==> inputs of delta <==
## alu_top
module alu_top(CLK, OP1, OP2, OPRN, OUT, ZERO);
	input CLK;
	input [31:0] OP1;
	input [31:0] OP2;
	input [5:0] OPRN;
	output [31:0] OUT;
	output ZERO;
	reg [31:0] op1_q, op2_q;
	reg [5:0] oprn_q;
	reg [31:0] out_q;
	reg zero_q;
	wire [31:0] alu_out;
	wire alu_zero;
	ALU alu_inst(alu_out, alu_zero, op1_q, op2_q, oprn_q);
	always @(posedge CLK) begin
		op1_q <= OP1;
		op2_q <= OP2;
		oprn_q <= OPRN;
		out_q <= alu_out;
		zero_q <= alu_zero;
	end
	assign OUT = out_q;
	assign ZERO = zero_q;
endmodule
clock: 27.7 ns
lec_check: 0
cap_margin: 20
core_margin: 2
core_utilization: 70
cts_cluster_size: 31
place_density_lb_addon: 0.26
slew_margin: 20
tns_end_percent: 5
run.sh (not shown) runs the stock make flow with config.mk's settings and CLKGATE_MAP_FILE=.
==> maple (differences from delta) <==
--- a/flow/config.mk
+++ b/flow/config.mk
@@ -8,7 +8,5 @@
 export CAP_MARGIN = 20
 export CORE_MARGIN = 2
-export CORE_UTILIZATION = 70
-export CTS_CLUSTER_SIZE = 31
-export PLACE_DENSITY_LB_ADDON = 0.26
+export CORE_UTILIZATION = 61
 export SLEW_MARGIN = 20
 export TNS_END_PERCENT = 5
==> sierra (differences from delta) <==
==> flow/config.mk (replaced) <==
export PLATFORM = sky130hd
export DESIGN_NAME = alu_top
export DESIGN_NICKNAME = alu_top
export VERILOG_FILES = /design/flow/design.v
export SDC_FILE = /design/flow/constraint.sdc
export NUM_CORES = 4
export LEC_CHECK = 0
export ABC_AREA = 1
export CAP_MARGIN = 20
export CORE_MARGIN = 2
export CORE_UTILIZATION = 72
export CTS_CLUSTER_SIZE = 100
export PLACE_DENSITY = 0.36
export SLEW_MARGIN = 20
export TNS_END_PERCENT = 10
==> flow/constraint.sdc (replaced) <==
create_clock -name core_clock -period 18.7 [get_ports {CLK}]
set_input_delay 3.7400 -clock core_clock [delete_from_list [all_inputs] [get_ports {CLK}]]
set_output_delay 3.7400 -clock core_clock [all_outputs]
set_load 0.01 [all_outputs]
==> fjord (differences from delta) <==
==> flow/config.mk (replaced) <==
export PLATFORM = sky130hd
export DESIGN_NAME = alu_top
export DESIGN_NICKNAME = alu_top
export VERILOG_FILES = /design/flow/design.v
export SDC_FILE = /design/flow/constraint.sdc
export NUM_CORES = 4
export LEC_CHECK = 0
export ABC_AREA = 1
export CAP_MARGIN = 20
export CORE_MARGIN = 2
export CORE_UTILIZATION = 48
export CTS_CLUSTER_DIAMETER = 354
export CTS_CLUSTER_SIZE = 100
export MAX_ROUTING_LAYER = met4
export SLEW_MARGIN = 20
export TNS_END_PERCENT = 15
==> flow/constraint.sdc (replaced) <==
create_clock -name core_clock -period 29.5 [get_ports {CLK}]
set_input_delay 5.9000 -clock core_clock [delete_from_list [all_inputs] [get_ports {CLK}]]
set_output_delay 5.9000 -clock core_clock [all_outputs]
set_load 0.01 [all_outputs]
==> results <==
item	sierra	maple	fjord	delta
Status	failed layout checks	failed layout checks	complete, no violations	aborted with a tool error
Last stage reached	-	-	-	5_1_grt
Reasons for failing layout checks	setup timing	setup timing	-	-
Adder-cell area share of the yosys netlist	45.4%	46.7%	45.4%	46.7%
Transition time of the tightest slew-check pin	1.21 ns	1.20 ns	1.10 ns	-
Buffers outside the clock class	305	207	176	-
Routed vias/inst	6.93	7.56	5.65	-
Unique masters post-synth	39	78	39	78
Seq/total area	7.45%	7.76%	7.78%	-
Compound-gate portion of the synthesized area	9.12%	12.0%	9.12%	12.0%
Highest achievable clock rate	33.4 MHz	33.1 MHz	34.8 MHz	-
Relative slew margins	19.1%	19.2%	26.1%	-
Min cycle time layout	29.94 ns	30.18 ns	28.74 ns	-
Hold Path End	out_q[17]$_DFF_P_	out_q[18]$_DFF_P_	out_q[21]$_DFF_P_	-
Chip width	186 um	200 um	227 um	187 um
Routed wire per std cell	26.7 um	35.3 um	21.4 um	-
Setup slack of the critical path after layout	-11.24 ns	-2.48 ns	0.762 ns	-


==> inputs of trial 3 <==
alu_top again, from the RTL that the note above started with.
clock: 24.7 ns
lec_check: 0
cap_margin: 20
core_margin: 7
core_utilization: 63
setup_slack_margin: 5.0
slew_margin: 20
==> build 29 (differences from trial 3) <==
Settings changed: CORE_ASPECT_RATIO set to 0.5, CORE_MARGIN 7 to 2, CORE_UTILIZATION 63 to 70, CTS_CLUSTER_DIAMETER set to 240, CTS_CLUSTER_SIZE set to 36, SETUP_SLACK_MARGIN 5.0 to not set.
==> flow/constraint.sdc (replaced) <==
create_clock -name core_clock -period 27.8 [get_ports {CLK}]
set_input_delay 5.5600 -clock core_clock [delete_from_list [all_inputs] [get_ports {CLK}]]
set_output_delay 5.5600 -clock core_clock [all_outputs]
set_load 0.01 [all_outputs]
==> insert_results.sql <==
-- implementation run metrics
INSERT INTO impl_metrics (metric_group, metric, value, unit) VALUES
('final_timing', 'clock_skew', '0.00759', 'ns'),
('critical_path', 'worst-r2r-cell-count', '96', ''),
('status', 'status', 'failed layout checks', ''),
('floorplan', 'tap_cells', '468', ''),
('placement', 'place.detailed.hpwl', '74600', 'um'),
('critical_path', 'worstReg2RegEnd', 'zero_q', ''),
('status', 'violatedChecks', 'setup timing', ''),
('final_timing', 'final_critical_path_setup_slack', '-5.03', 'ns'),
('cells_and_area', 'areaGrowthSynthToFinish', '15.2', '%'),
('critical_path', 'launch_point_of_the_critical_path', 'op1_q[0]', ''),
('final_timing', 'setup-violations-final', '7', ''),
('critical_path', 'required', '24.99', 'ns');
The numbers above come from trial 3.

==> insert_results.sql <==
-- metrics for the results database
INSERT INTO impl_metrics (metric_group, metric, value, unit) VALUES
('status', 'status', 'did not finish', ''),
('status', 'last-stage-reached', '5_1_grt', ''),
('status', 'tool.error', '[ERROR GRT-0116] Global routing finished with congestion. Check the congestion regions in the DRC Viewer.', ''),
('floorplan', 'dieArea', '34900', 'um2'),
('global_route', 'total_gr_overflow', '1', ''),
('synth', 'adder_share', '0.467', ''),
('placement', 'place.detailed.hpwl', '72800', 'um'),
('global_route', 'busiest_layer', 'met2', ''),
('floorplan', 'initial_utilization', '0.708', ''),
('clocking', 'hold_buffers', '0', ''),
('synth', 'xor_xnor_fraction_of_synth_area', '0.0361', ''),
('synth', 'ys_cells', '2588', '');
The numbers above come from build 29.



==> zinc: inputs <==
alu_top again, from the RTL that the note above started with.
// alu_top
module alu_top(CLK, OP1, OP2, OPRN, OUT, ZERO);
	input CLK;
	input [31:0] OP1;
	input [31:0] OP2;
	input [5:0] OPRN;
	output [31:0] OUT;
	output ZERO;
	reg [31:0] op1_q, op2_q;
	reg [5:0] oprn_q;
	reg [31:0] out_q;
	reg zero_q;
	wire [31:0] alu_out;
	wire alu_zero;
	ALU alu_inst(alu_out, alu_zero, op1_q, op2_q, oprn_q);
	always @(posedge CLK) begin
		op1_q <= OP1;
		op2_q <= OP2;
		oprn_q <= OPRN;
		out_q <= alu_out;
		zero_q <= alu_zero;
	end
	assign OUT = out_q;
	assign ZERO = zero_q;
endmodule
Settings: LEC_CHECK=0, ABC_AREA=0, CAP_MARGIN=0, CELL_PAD_IN_SITES_DETAIL_PLACEMENT=0, CELL_PAD_IN_SITES_GLOBAL_PLACEMENT=3, CORE_MARGIN=7, CORE_UTILIZATION=20, CTS_CLUSTER_SIZE=89, GPL_ROUTABILITY_DRIVEN=0, GPL_TIMING_DRIVEN=0, MAX_ROUTING_LAYER=met4, MIN_ROUTING_LAYER=met1, SETUP_SLACK_MARGIN=1.92, SLEW_MARGIN=10, TNS_END_PERCENT=100; clock period 46.0 ns.
==> onyx: changes against zinc <==
ABC_AREA = 1   (was 0)
CELL_PAD_IN_SITES_DETAIL_PLACEMENT = default   (was 0)
CELL_PAD_IN_SITES_GLOBAL_PLACEMENT = default   (was 3)
CORE_MARGIN = 2   (was 7)
CORE_UTILIZATION = 71   (was 20)
CTS_CLUSTER_DIAMETER = 250   (was default)
GPL_ROUTABILITY_DRIVEN = default   (was 0)
GPL_TIMING_DRIVEN = 1   (was 0)
MAX_ROUTING_LAYER = default   (was met4)
SETUP_SLACK_MARGIN = default   (was 1.92)
TNS_END_PERCENT = 5   (was 100)
==> flow/constraint.sdc (replaced) <==
create_clock -name core_clock -period 25.2 [get_ports {CLK}]
set_input_delay 5.0400 -clock core_clock [delete_from_list [all_inputs] [get_ports {CLK}]]
set_output_delay 5.0400 -clock core_clock [all_outputs]
set_load 0.01 [all_outputs]
==> violet: changes against zinc <==
ABC_AREA = default   (was 0)
CAP_MARGIN = 20   (was 0)
CELL_PAD_IN_SITES_DETAIL_PLACEMENT = default   (was 0)
CELL_PAD_IN_SITES_GLOBAL_PLACEMENT = default   (was 3)
CORE_UTILIZATION = 40   (was 20)
CTS_CLUSTER_SIZE = default   (was 89)
GPL_ROUTABILITY_DRIVEN = default   (was 0)
GPL_TIMING_DRIVEN = default   (was 0)
MAX_ROUTING_LAYER = default   (was met4)
MIN_ROUTING_LAYER = default   (was met1)
SETUP_SLACK_MARGIN = default   (was 1.92)
SLEW_MARGIN = 20   (was 10)
TNS_END_PERCENT = default   (was 100)
==> flow/constraint.sdc (replaced) <==
create_clock -name core_clock -period 24.7 [get_ports {CLK}]
set_input_delay 4.9400 -clock core_clock [delete_from_list [all_inputs] [get_ports {CLK}]]
set_output_delay 4.9400 -clock core_clock [all_outputs]
set_load 0.01 [all_outputs]
==> summary of the runs <==
Non-clock buffer count: onyx < violet < zinc. Between violet and zinc, the lower critical path depth is in violet (gap 4). Between zinc and violet, the lower register-to-register slack is in violet (gap 17 ns). violet finished but fails on setup timing. onyx completed and failed the layout checks on setup timing. zinc completed without violations. Clock-buffer cell count is the same in violet and zinc.


==> inputs of 01-13 <==
alu_top again, from the RTL that the note above started with.
==> flow/config.mk <==
export PLATFORM = sky130hd
export DESIGN_NAME = alu_top
export DESIGN_NICKNAME = alu_top
export VERILOG_FILES = /design/flow/design.v
export SDC_FILE = /design/flow/constraint.sdc
export NUM_CORES = 4
export LEC_CHECK = 0
export ABC_AREA = 0
export CAP_MARGIN = 20
export CORE_MARGIN = 2
export CORE_UTILIZATION = 48
export CTS_CLUSTER_DIAMETER = 354
export CTS_CLUSTER_SIZE = 100
export MAX_ROUTING_LAYER = met4
export SETUP_SLACK_MARGIN = 5.0
export SLEW_MARGIN = 20
export TNS_END_PERCENT = 15
==> flow/constraint.sdc <==
create_clock -name core_clock -period 29.5 [get_ports {CLK}]
set_input_delay 5.9000 -clock core_clock [delete_from_list [all_inputs] [get_ports {CLK}]]
set_output_delay 5.9000 -clock core_clock [all_outputs]
set_load 0.01 [all_outputs]
==> inputs of 08-18, as changes to 01-13 <==
==> flow/config.mk (replaced) <==
export PLATFORM = sky130hd
export DESIGN_NAME = alu_top
export DESIGN_NICKNAME = alu_top
export VERILOG_FILES = /design/flow/design.v
export SDC_FILE = /design/flow/constraint.sdc
export NUM_CORES = 4
export LEC_CHECK = 0
export CAP_MARGIN = 20
export CORE_MARGIN = 2
export CORE_UTILIZATION = 58
export SLEW_MARGIN = 20
export TNS_END_PERCENT = 5
==> flow/constraint.sdc (replaced) <==
create_clock -name core_clock -period 8.64 [get_ports {CLK}]
set_input_delay 1.7280 -clock core_clock [delete_from_list [all_inputs] [get_ports {CLK}]]
set_output_delay 1.7280 -clock core_clock [all_outputs]
set_load 0.01 [all_outputs]
==> inputs of 11-05, as changes to 01-13 <==
==> flow/config.mk (replaced) <==
export PLATFORM = sky130hd
export DESIGN_NAME = alu_top
export DESIGN_NICKNAME = alu_top
export VERILOG_FILES = /design/flow/design.v
export SDC_FILE = /design/flow/constraint.sdc
export NUM_CORES = 4
export LEC_CHECK = 0
export CAP_MARGIN = 20
export CORE_MARGIN = 2
export CORE_UTILIZATION = 65
export SETUP_SLACK_MARGIN = -2.0
export SLEW_MARGIN = 20
==> flow/constraint.sdc (replaced) <==
create_clock -name core_clock -period 28.2 [get_ports {CLK}]
set_input_delay 5.6400 -clock core_clock [delete_from_list [all_inputs] [get_ports {CLK}]]
set_output_delay 5.6400 -clock core_clock [all_outputs]
set_load 0.01 [all_outputs]
==> comparison <==
08-18 finished with negative setup slack left. 01-13 passed the timing, DRC and antenna checks. 11-05 completed, yet does not pass: negative setup slack.
Die area: 01-13 > 08-18 > 11-05.
In 11-05 the setup slack is worse than in 01-13, by 2.7 ns.
Via count, lowest first: 01-13, 08-18, 11-05.
Between 01-13 and 11-05, the lower first-iteration DRC count is in 01-13 (gap 36%, measured against 11-05).
Wire length: 08-18 > 11-05 > 01-13.
The highest maximum frequency belongs to 01-13, the lowest to 11-05.
Synthesized area is the same in 11-05 and 08-18.
In 11-05 the global-route usage is higher than in 01-13, by 11 points.
Synthesized cell count is the same in 08-18 and 11-05.
The highest final cell count belongs to 08-18, the lowest to 11-05.
Design area, highest first: 08-18, 01-13, 11-05.


==> job 3522: inputs <==
Starting RTL as in the previous note.
export LEC_CHECK = 0
export CAP_MARGIN = 30
export CELL_PAD_IN_SITES_GLOBAL_PLACEMENT = 1
export CORE_MARGIN = 6
export CORE_UTILIZATION = 40
export GPL_ROUTABILITY_DRIVEN = 1
export GPL_TIMING_DRIVEN = 0
export HOLD_SLACK_MARGIN = 0.29
export MIN_ROUTING_LAYER = met2
export SETUP_SLACK_MARGIN = 3.43
export SLEW_MARGIN = 20
create_clock -name core_clock -period 26.5 [get_ports {CLK}]
==> job 7564: changes against job 3522 <==
- CAP_MARGIN: 30 -> 20
- CELL_PAD_IN_SITES_GLOBAL_PLACEMENT: 1 -> unset
- CORE_MARGIN: 6 -> 2
- CORE_UTILIZATION: 40 -> 71
- GPL_ROUTABILITY_DRIVEN: 1 -> unset
- GPL_TIMING_DRIVEN: 0 -> unset
- HOLD_SLACK_MARGIN: 0.29 -> unset
- MIN_ROUTING_LAYER: met2 -> unset
- PLACE_DENSITY_LB_ADDON: unset -> 0.02
- SETUP_SLACK_MARGIN: 3.43 -> 4.5
==> flow/constraint.sdc (replaced) <==
create_clock -name core_clock -period 31.9 [get_ports {CLK}]
set_input_delay 6.3800 -clock core_clock [delete_from_list [all_inputs] [get_ports {CLK}]]
set_output_delay 6.3800 -clock core_clock [all_outputs]
set_load 0.01 [all_outputs]
==> notes <==
Job 3522 never finished: it broke off in global routing on GRT-0232. Job 7564 aborted during global routing with GRT-0232.
Synthesized cell count is the same in job 7564 and job 3522.
Synthesized area is the same in job 3522 and job 7564.
In job 7564 the die size is lower than in job 3522, by about 47%.
